==> inputs of try-garnet <==
Design fir_filter, start of the top module:
module fir_filter
#(
    parameter NUM_ELEMENTS = 7
)
(
    input clk,
    input rst,
    input [ 7 : 0 ] weight_data,
    input [ 2 : 0 ] weight_idx,
    input weight_valid,
    output weight_ready,
    input [ 7 : 0 ] input_data,
    input input_valid,
    output input_ready,
    output [ 15 : 0 ] output_data,
    input output_ready,
    output output_valid
);
    assign weight_ready = 1;
    assign input_ready = 1;
    assign output_valid = 1;
    reg [7:0] weights [NUM_ELEMENTS-1:0];
    reg [7:0] values [NUM_ELEMENTS-1:0];
    integer i;
    always@(posedge clk)begin
        if (rst)begin
            for (i = 0; i< NUM_ELEMENTS; i = i+1)
                weights[i] = 0;
        end else if (weight_valid)
            weights[weight_idx] = weight_data;
        for (i = NUM_ELEMENTS-1; i> 0; i=i-1)begin
            values[i] <= rst?0:values[i-1];
        end
        values[0] <= rst?0:input_data;
    end
    wire [15:0] intermediate_sums [NUM_ELEMENTS-1:0];
    assign output_data = intermediate_sums[NUM_ELEMENTS-1];  
    generate
        genvar j;
        for (j = 0; j<NUM_ELEMENTS; j=j+1)begin:summation
            assign intermediate_sums[j] = (j?intermediate_sums[j-1]:0) + values[j]*weights[j];
        end
    endgenerate
endmodule
Settings: LEC_CHECK=0, ABC_AREA=0, CAP_MARGIN=20, CELL_PAD_IN_SITES_GLOBAL_PLACEMENT=0, CORE_ASPECT_RATIO=0.53, CORE_MARGIN=2, CORE_UTILIZATION=70, CTS_CLUSTER_DIAMETER=87, GPL_ROUTABILITY_DRIVEN=1, GPL_TIMING_DRIVEN=1, MIN_ROUTING_LAYER=met1, SETUP_SLACK_MARGIN=-0.15, SLEW_MARGIN=20, TNS_END_PERCENT=10; clock period 7.86 ns.
run.sh (not shown) runs the stock make flow with config.mk's settings and CLKGATE_MAP_FILE=.
==> try-violet (differences from try-garnet) <==
ABC_AREA = unset   (was 0)
CELL_PAD_IN_SITES_GLOBAL_PLACEMENT = unset   (was 0)
CORE_ASPECT_RATIO = unset   (was 0.53)
CORE_UTILIZATION = 40   (was 70)
CTS_CLUSTER_DIAMETER = unset   (was 87)
GPL_ROUTABILITY_DRIVEN = unset   (was 1)
GPL_TIMING_DRIVEN = unset   (was 1)
HOLD_SLACK_MARGIN = 0.03   (was unset)
MIN_ROUTING_LAYER = unset   (was met1)
SETUP_SLACK_MARGIN = 3.51   (was -0.15)
TNS_END_PERCENT = unset   (was 10)
==> flow/constraint.sdc (replaced) <==
create_clock -name core_clock -period 13.0 [get_ports {clk}]
set_input_delay 2.6000 -clock core_clock [delete_from_list [all_inputs] [get_ports {clk}]]
set_output_delay 2.6000 -clock core_clock [all_outputs]
set_load 0.01 [all_outputs]
==> try-willow (differences from try-garnet) <==
ABC_AREA = unset   (was 0)
CELL_PAD_IN_SITES_GLOBAL_PLACEMENT = unset   (was 0)
CORE_ASPECT_RATIO = unset   (was 0.53)
CORE_UTILIZATION = 71   (was 70)
CTS_CLUSTER_DIAMETER = 221   (was 87)
GPL_ROUTABILITY_DRIVEN = unset   (was 1)
GPL_TIMING_DRIVEN = unset   (was 1)
MIN_ROUTING_LAYER = unset   (was met1)
SETUP_SLACK_MARGIN = unset   (was -0.15)
TNS_END_PERCENT = unset   (was 10)
==> flow/constraint.sdc (replaced) <==
create_clock -name core_clock -period 10.5 [get_ports {clk}]
set_input_delay 2.1000 -clock core_clock [delete_from_list [all_inputs] [get_ports {clk}]]
set_output_delay 2.1000 -clock core_clock [all_outputs]
set_load 0.01 [all_outputs]
==> results.yml <==
# generated from flow reports
status:
  run_status: "complete, no violations"
clock_network:
  clk_pin_slew_ns: 0.08
  clkLatencyLatePin_ns: 0.38
global_routing:
  use_met3: 0.0198
  grt_util_met1: 0.267
final_timing:
  fin_skew_ns: 0.0101
  final.setup.worst_slack_ns: 2.92
layout:
  final_cell_area_um2: 21000
  final.fill_count: 4371
  buf_share: 0.0456
floorplan:
  nWellTaps: 607
place:
  placed_cell_area_um2: 19700
That was try-violet.
==> results.yml <==
# generated from flow reports
place:
  placed_cell_area_um2: 20800
clock_network:
  clk_pin_slew_ns: 0.09
  clkLatencyLatePin_ns: 0.39
layout:
  final.fill_count: 1638
  final_cell_area_um2: 21300
status:
  run_status: "complete, but fails checks"
  so_faults: "setup timing"
global_routing:
  grt_util_met1: 0.581
final_timing:
  setup_violations: 12
  fin_skew_ns: 0.0118
  final.setup.worst_slack_ns: -1.32
That was try-garnet.
==> results.yml <==
# generated from flow reports
layout:
  buf_share: 0.0233
  final.fill_count: 1837
  final_cell_area_um2: 19800
floorplan:
  nWellTaps: 335
final_timing:
  final.setup.worst_slack_ns: 0.248
  fin_skew_ns: 0.0132
clock_network:
  clkLatencyLatePin_ns: 0.38
  clk_pin_slew_ns: 0.08
status:
  run_status: "complete, no violations"
global_routing:
  use_met3: 0.0584
logic_synthesis:
  syn_avg_cell_area_um2: 9.98
place:
  placed_cell_area_um2: 19400
That was try-willow.
